== wip/garnet ==
// top
module top(input clk, rst, ball_speed, serve_type, angle, bat_size, restart, start, en_color, auto, hard_mode, input[3:0] mode, max_score, input[8:0] adc, output sel, size, output sound, output [9:0] RED, GRN, BLU, output HSYNC, VSYNC, px_clk, blank);
clock: 6.91 ns
lec_check: 0
cap_margin: 20
core_margin: 2
core_utilization: 57
cts_cluster_size: 62
setup_slack_margin: 1.85
slew_margin: 20
run.sh (not shown) runs the stock make flow with config.mk's settings and CLKGATE_MAP_FILE=.
--- input diff wip/garnet..wip/amber ---
Settings: removing CTS_CLUSTER_SIZE (formerly 62); setting ABC_AREA to 1 for the first time; changing CORE_UTILIZATION from 57 to 72; removing SETUP_SLACK_MARGIN (formerly 1.85); setting PLACE_DENSITY to 0.6 for the first time; changing the clock period (ns, I/O delays scaled along) from 6.91 to 14.0.
==> results <==
NOTE post-synthesis instance area wip/garnet->wip/amber decreased by a little under 10%
Wire length on met2: wip/amber vs wip/garnet down 16 mm
Per the comparison of wip/amber with wip/garnet, routed wire length now sits lower, synthesized cell count grew by 532.
wip/amber vs wip/garnet — average instance area after synthesis dropped by more than 10%
From wip/amber to wip/garnet, CTS sink count did not move at all.
Sort wip/garnet and wip/amber by unique cell type count in the Yosys netlist, descending, and wip/garnet comes first.
What wip/garnet reported for yosys cell count has to be multiplied by 1.08 to get the figure for wip/amber.
Note that the number of logic inverters in the finished layout recorded for wip/garnet amounts to 0.40 times the value seen in wip/amber.
[compare] base=wip/garnet new=wip/amber: core utilization has increased, sequential share of layout area has increased.
Input changes introduced in wip/umber (baseline for comparison: wip/amber):
Settings: swapping 72 for 40 in CORE_UTILIZATION; swapping 14.0 for 10.0 in the clock period (ns, I/O delays scaled along).
Results
- wip/amber was carried through to the last stage, and its layout satisfied the timing, design-rule and antenna checks.
- wip/umber reached the end of the flow, and the finished layout is clean on the timing, design-rule and antenna checks.
- From wip/amber to wip/umber the numbers moved as follows: register-to-register slack moved down, final design utilization moved down, weighted congestion at the end of routability-driven global placement moved down, overall fraction of global-route tracks in use moved down, global routing met3 resource utilization moved down.
- Compared with wip/amber, wip/umber shows a final design instance area without fill that is about 2.2% higher.

---

Starting RTL as in the previous note.
## top
module top(input clk, rst, ball_speed, serve_type, angle, bat_size, restart, start, en_color, auto, hard_mode, input[3:0] mode, max_score, input[8:0] adc, output sel, size, output sound, output [9:0] RED, GRN, BLU, output HSYNC, VSYNC, px_clk, blank);
make LEC_CHECK=0 ABC_AREA=1 CAP_MARGIN=20 CELL_PAD_IN_SITES_DETAIL_PLACEMENT=2 CELL_PAD_IN_SITES_GLOBAL_PLACEMENT=2 CORE_MARGIN=2 CORE_UTILIZATION=22 CTS_CLUSTER_SIZE=70 GPL_TIMING_DRIVEN=0 MAX_ROUTING_LAYER=met5 SLEW_MARGIN=30 finish   # period 13.3 ns
Next try:
- CELL_PAD_IN_SITES_DETAIL_PLACEMENT: 2 -> not set
- CELL_PAD_IN_SITES_GLOBAL_PLACEMENT: 2 -> not set
- CORE_UTILIZATION: 22 -> 40
- CTS_CLUSTER_SIZE: 70 -> not set
- GPL_TIMING_DRIVEN: 0 -> not set
- MAX_ROUTING_LAYER: met5 -> not set
- PLACE_DENSITY: not set -> 0.6
- SLEW_MARGIN: 30 -> 20
- clock period: 13.3 -> 7.34 ns (I/O delays scaled with it)
The new run went through all stages and came out clean. Cell area falls by 1.5%. Sequential power increases by 84%. Worst hold slack improved by 0.037 ns. Via count falls by 1.3%. Die size falls by 45%. Count of clock-buffer cells in the layout goes down by 1. Combinational power came out higher by 63%. Critical path depth falls by 25.
Next try:
- ABC_AREA: 1 -> not set
- CORE_UTILIZATION: 40 -> 72
- PLACE_DENSITY: 0.6 -> not set
- SETUP_SLACK_MARGIN: not set -> -0.36
- clock period: 7.34 -> 4.8 ns (I/O delays scaled with it)
Now the flow aborted during 5_1_grt (GRT-0232). Die area came out lower by 39%. Synthesized area goes up by 8.7%. Synthesized cell count falls by 7.1%.
Next try:
- ABC_AREA: not set -> 0
- PLACE_DENSITY: not set -> 0.39
- SETUP_SLACK_MARGIN: -0.36 -> 0.74
- clock period: 4.8 -> 4.94 ns (I/O delays scaled with it)
What happened: The new run aborted during 5_1_grt, error GRT-0116. Die area is unchanged. Synthesized area is unchanged. Synthesized cell count stays the same.

---

top again, from the RTL that the note above started with.
clock: 13.3 ns
lec_check: 0
cap_margin: 20
core_margin: 2
core_utilization: 63
max_routing_layer: met4
slew_margin: 20
The first run finished with timing, DRC and antenna clean.
Rerun with:
--- a/flow/config.mk
+++ b/flow/config.mk
@@ -7,6 +7,7 @@
 export LEC_CHECK = 0
+export ABC_AREA = 1
 export CAP_MARGIN = 20
 export CORE_MARGIN = 2
-export CORE_UTILIZATION = 63
-export MAX_ROUTING_LAYER = met4
+export CORE_UTILIZATION = 13
+export PLACE_DENSITY = 0.6
 export SLEW_MARGIN = 20
==> flow/constraint.sdc (replaced) <==
create_clock -name core_clock -period 14.0 [get_ports {clk}]
set_input_delay 2.8000 -clock core_clock [delete_from_list [all_inputs] [get_ports {clk}]]
set_output_delay 2.8000 -clock core_clock [all_outputs]
set_load 0.01 [all_outputs]
Effect: The new run passed the timing, design-rule and antenna checks. Design area rises slightly. Utilization falls by 51 points. Synthesized area falls by a little under a tenth. Total power falls slightly. Clock power rises by about a fifth. Synthesized cell count rises by a little under a tenth. Die area rises to 4.4 times its value. Cell count rises by well over a third. Clock skew rises by 0.019 ns. Routed wire length falls by roughly a tenth.
Rerun with:
--- a/flow/config.mk
+++ b/flow/config.mk
@@ -10,4 +10,5 @@
 export CORE_MARGIN = 2
-export CORE_UTILIZATION = 13
-export PLACE_DENSITY = 0.6
+export CORE_UTILIZATION = 72
+export PLACE_DENSITY = 0.39
+export SETUP_SLACK_MARGIN = 1.86
 export SLEW_MARGIN = 20
==> flow/constraint.sdc (replaced) <==
create_clock -name core_clock -period 8.68 [get_ports {clk}]
set_input_delay 1.7360 -clock core_clock [delete_from_list [all_inputs] [get_ports {clk}]]
set_output_delay 1.7360 -clock core_clock [all_outputs]
set_load 0.01 [all_outputs]
After rerunning: Die area goes down by 82%; setup slack got worse by 3.5 ns; via count rises by 12%; non-clock buffer count went up by 135; synthesized cell count is unchanged; cell area came out lower by 4.7%.
Rerun with:
--- a/flow/config.mk
+++ b/flow/config.mk
@@ -10,5 +10,4 @@
 export CORE_MARGIN = 2
-export CORE_UTILIZATION = 72
-export PLACE_DENSITY = 0.39
-export SETUP_SLACK_MARGIN = 1.86
+export CORE_UTILIZATION = 40
+export PLACE_DENSITY = 0.6
 export SLEW_MARGIN = 20
==> flow/constraint.sdc (replaced) <==
create_clock -name core_clock -period 8.61 [get_ports {clk}]
set_input_delay 1.7220 -clock core_clock [delete_from_list [all_inputs] [get_ports {clk}]]
set_output_delay 1.7220 -clock core_clock [all_outputs]
set_load 0.01 [all_outputs]
What happened: The new run ran to the end with no violations. Final area decreases by 2.7%. Synthesized area stays the same. Die size increases by 79%.
Rerun with:
--- a/flow/config.mk
+++ b/flow/config.mk
@@ -10,4 +10,4 @@
 export CORE_MARGIN = 2
-export CORE_UTILIZATION = 40
+export CORE_UTILIZATION = 56
 export PLACE_DENSITY = 0.6
-export SLEW_MARGIN = 20
+export SLEW_MARGIN = 5
==> flow/constraint.sdc (replaced) <==
create_clock -name core_clock -period 7.07 [get_ports {clk}]
set_input_delay 1.4140 -clock core_clock [delete_from_list [all_inputs] [get_ports {clk}]]
set_output_delay 1.4140 -clock core_clock [all_outputs]
set_load 0.01 [all_outputs]
Result: Die size decreases by 28%. Register-to-register slack is worse by 0.12 ns. Wire length decreases by 1.8%. Final area increases by 2.4%. Non-clock buffer count increases by 169. Final cell count decreases by 3.2%. Synthesized area is unchanged. Worst setup slack is worse by 0.12 ns.
Rerun with:
--- a/flow/config.mk
+++ b/flow/config.mk
@@ -9,5 +9,8 @@
 export CAP_MARGIN = 20
+export CORE_ASPECT_RATIO = 0.56
 export CORE_MARGIN = 2
 export CORE_UTILIZATION = 56
+export HOLD_SLACK_MARGIN = 0.16
 export PLACE_DENSITY = 0.6
 export SLEW_MARGIN = 5
+export TNS_END_PERCENT = 25
Effect: The new run completed with no timing, DRC or antenna violations. Via count rises by 5.2%. Critical path depth rises by 4. Worst setup slack loses 0.19 ns. Final area rises by 2.0%. Utilization rises by 1.4 points.

---

Starting RTL as in the previous note.
Design top, start of the top module:
module top(input clk, rst, ball_speed, serve_type, angle, bat_size, restart, start, en_color, auto, hard_mode, input[3:0] mode, max_score, input[8:0] adc, output sel, size, output sound, output [9:0] RED, GRN, BLU, output HSYNC, VSYNC, px_clk, blank);
    wire [9:0] x, y, p1_y, p2_y, bx, by;
    reg [9:0] p2_y_ff;
    wire px_data_out;
    wire [29:0] px_data_in;
    wire [4:0] score1, score2;
    wire p1_win, p2_win, turn, start_state, hit, wall, goal;
    wire p2p, p2m, xh, yh;
    wire [1:0] game_mode;
    reg[1:0] mode_in, score_in;
    wire [9:0] ap2_y, pp2_y;
    assign blank = 1'b1;
    assign size = bat_size;
    assign p2_y = p2_y_ff;
    always @(posedge clk) begin
        if(auto) p2_y_ff <= ap2_y;
        else p2_y_ff <= pp2_y;
    end
    always @(posedge clk or posedge rst) begin
        if(rst) begin
            mode_in <= 2'b00;
            score_in <= 2'b00;
        end else begin
        if(mode[0]) mode_in <= 2'b00;
        if(mode[1]) mode_in <= 2'b01;
        if(mode[2]) mode_in <= 2'b10;
        if(mode[3]) mode_in <= 2'b11;
        if(max_score[0]) score_in <= 2'b00;
        if(max_score[1]) score_in <= 2'b01;
        if(max_score[2]) score_in <= 2'b10;
        if(max_score[3]) score_in <= 2'b11;
        end
    end
    paddle_controller pctrl(clk, rst, p2p, p2m, bat_size, ap2_y);
    heading_detect heading_detect(clk, rst, bx, by, xh, yh);
    auto_player auto_player(clk, rst, auto, turn, hit, wall, start_state, hard_mode, xh, yh, game_mode, bx, by, ap2_y, p2p, p2m);
    adc_reader adc_reader(clk, rst, adc, sel, p1_y, pp2_y);
    clk_divider clk_divider(clk, rst, px_clk);
    sound_output sound_output(clk, rst, hit, wall, goal, sound);
  ...
make LEC_CHECK=0 ABC_AREA=1 CAP_MARGIN=40 CELL_PAD_IN_SITES_GLOBAL_PLACEMENT=2 CORE_ASPECT_RATIO=1.63 CORE_MARGIN=7 CORE_UTILIZATION=56 GPL_ROUTABILITY_DRIVEN=1 MAX_ROUTING_LAYER=met5 PLACE_DENSITY_LB_ADDON=0.03 SLEW_MARGIN=20 finish   # period 7.78 ns
The starting point failed in global placement without I/O.
Then changed:
ABC_AREA = default   (was 1)
CAP_MARGIN = 20   (was 40)
CELL_PAD_IN_SITES_GLOBAL_PLACEMENT = default   (was 2)
CORE_ASPECT_RATIO = default   (was 1.63)
CORE_MARGIN = 2   (was 7)
CORE_UTILIZATION = 68   (was 56)
CTS_CLUSTER_SIZE = 34   (was default)
GPL_ROUTABILITY_DRIVEN = default   (was 1)
MAX_ROUTING_LAYER = default   (was met5)
PLACE_DENSITY_LB_ADDON = default   (was 0.03)
clock period = 5.18 ns   (was 7.78 ns; I/O delays follow)
=>
- The changed run reached the layout checks and failed them: setup timing
- die area shrinks by 16%
- synthesized area grows by 8.7%
- synthesized cell count shrinks by 7.1%
Then changed:
ABC_AREA = 1   (was default)
CORE_UTILIZATION = 24   (was 68)
CTS_CLUSTER_SIZE = default   (was 34)
PLACE_DENSITY = 0.6   (was default)
clock period = 8.61 ns   (was 5.18 ns; I/O delays follow)
The new run produced a clean layout. Final area decreases by 15%. Power decreases by 41%. Combinational power decreases by about 45%. Synthesized cell count increases by 7.7%. Die area increases to 2.6 times its value. Wire length decreases by 17%. Worst hold slack gets better by 0.027 ns. Sequential power decreases by about 40%.
Then changed:
CORE_UTILIZATION = 61   (was 24)
CTS_CLUSTER_SIZE = 98   (was default)
clock period = 14.0 ns   (was 8.61 ns; I/O delays follow)
The new run ran to the end with no violations. Die area went down by 60%. Core utilization climbs by 38 points. Maximum frequency fell by 6.5%. Clock skew came out higher by 0.021 ns. Final cell count falls by about 16%. Wire length went down by about 9%. Synthesized cell count does not change. Via count hardly moves. Worst setup slack improves by 4.8 ns.
Then changed:
ABC_AREA = default   (was 1)
CORE_UTILIZATION = 65   (was 61)
CTS_CLUSTER_SIZE = default   (was 98)
PLACE_DENSITY = default   (was 0.6)
SETUP_SLACK_MARGIN = 1.3   (was default)
clock period = 5.18 ns   (was 14.0 ns; I/O delays follow)
Effect:
- This time the run reached the layout checks and failed them: setup timing
- power increases to 3.1 times its value
- cell count climbs by 5.4%
- fmax goes up by 57%
- sequential cell count is unchanged
- via count came out higher by 24%
- sequential share of layout area fell by 2.4 points
- first-iteration DRC count went up by 100%
- synthesized area is higher by 8.7%
- wire length grows by 42%
- die area climbs by 2.0%
- final area went up by 32%

---

top again, from the RTL that the note above started with.
make LEC_CHECK=0 ABC_AREA=1 CAP_MARGIN=5 CELL_PAD_IN_SITES_DETAIL_PLACEMENT=0 CELL_PAD_IN_SITES_GLOBAL_PLACEMENT=2 CORE_MARGIN=2 CORE_UTILIZATION=22 CTS_CLUSTER_SIZE=70 GPL_TIMING_DRIVEN=0 HOLD_SLACK_MARGIN=0.19 MAX_ROUTING_LAYER=met5 PLACE_DENSITY_LB_ADDON=0.05 SETUP_SLACK_MARGIN=1.23 SLEW_MARGIN=35 TNS_END_PERCENT=20 finish   # period 13.3 ns
The first run finished clean.
Next try:
==> flow/config.mk (replaced) <==
export PLATFORM = sky130hd
export DESIGN_NAME = top
export DESIGN_NICKNAME = top
export VERILOG_FILES = /design/flow/design.v
export SDC_FILE = /design/flow/constraint.sdc
export NUM_CORES = 4
export LEC_CHECK = 0
export ABC_AREA = 1
export CAP_MARGIN = 35
export CELL_PAD_IN_SITES_DETAIL_PLACEMENT = 0
export CELL_PAD_IN_SITES_GLOBAL_PLACEMENT = 2
export CORE_ASPECT_RATIO = 1.39
export CORE_MARGIN = 2
export CORE_UTILIZATION = 37
export GPL_ROUTABILITY_DRIVEN = 0
export GPL_TIMING_DRIVEN = 0
export PLACE_DENSITY_LB_ADDON = 0.02
export SLEW_MARGIN = 20
export TNS_END_PERCENT = 50
==> flow/constraint.sdc (replaced) <==
create_clock -name core_clock -period 5.56 [get_ports {clk}]
set_input_delay 1.1120 -clock core_clock [delete_from_list [all_inputs] [get_ports {clk}]]
set_output_delay 1.1120 -clock core_clock [all_outputs]
set_load 0.01 [all_outputs]
Now the flow ran to the end with violations: setup timing.
Count of clock-buffer cells in the layout fell by 10.
Via count went up by 2.8%.
Synthesized area stays the same.
Clock power went up by 95%.
Worst setup slack gets worse by 5.1 ns.
Hold slack improves by 0.012 ns.
Next try:
--- a/flow/config.mk
+++ b/flow/config.mk
@@ -12,7 +12,7 @@
 export CORE_ASPECT_RATIO = 1.39
-export CORE_MARGIN = 2
+export CORE_MARGIN = 7
 export CORE_UTILIZATION = 37
-export GPL_ROUTABILITY_DRIVEN = 0
+export GPL_ROUTABILITY_DRIVEN = 1
 export GPL_TIMING_DRIVEN = 0
-export PLACE_DENSITY_LB_ADDON = 0.02
+export PLACE_DENSITY = 0.77
 export SLEW_MARGIN = 20
The changed run completed and failed the layout checks on setup timing.
Via count stays flat.
Design area goes up by 0.32%.
Sequential share of layout area stays flat.
Power goes up by 1.2%.
Routed wire length goes up by 1.3%.
Clock-buffer cell count goes down by 3.
Maximum frequency goes up by 5.1%.
Next try:
==> flow/config.mk (replaced) <==
export PLATFORM = sky130hd
export DESIGN_NAME = top
export DESIGN_NICKNAME = top
export VERILOG_FILES = /design/flow/design.v
export SDC_FILE = /design/flow/constraint.sdc
export NUM_CORES = 4
export LEC_CHECK = 0
export ABC_AREA = 1
export CAP_MARGIN = 25
export CORE_MARGIN = 10
export CORE_UTILIZATION = 37
export CTS_CLUSTER_DIAMETER = 211
export CTS_CLUSTER_SIZE = 71
export PLACE_DENSITY = 0.95
export SETUP_SLACK_MARGIN = -0.2
export SLEW_MARGIN = 0
export TNS_END_PERCENT = 35
What happened: The new run aborted during global routing (5_1_grt), error GRT-0232; synthesized area is unchanged; die area climbs by a few percent; synthesized cell count does not change.
Power is estimated from default activity; no workload was simulated.
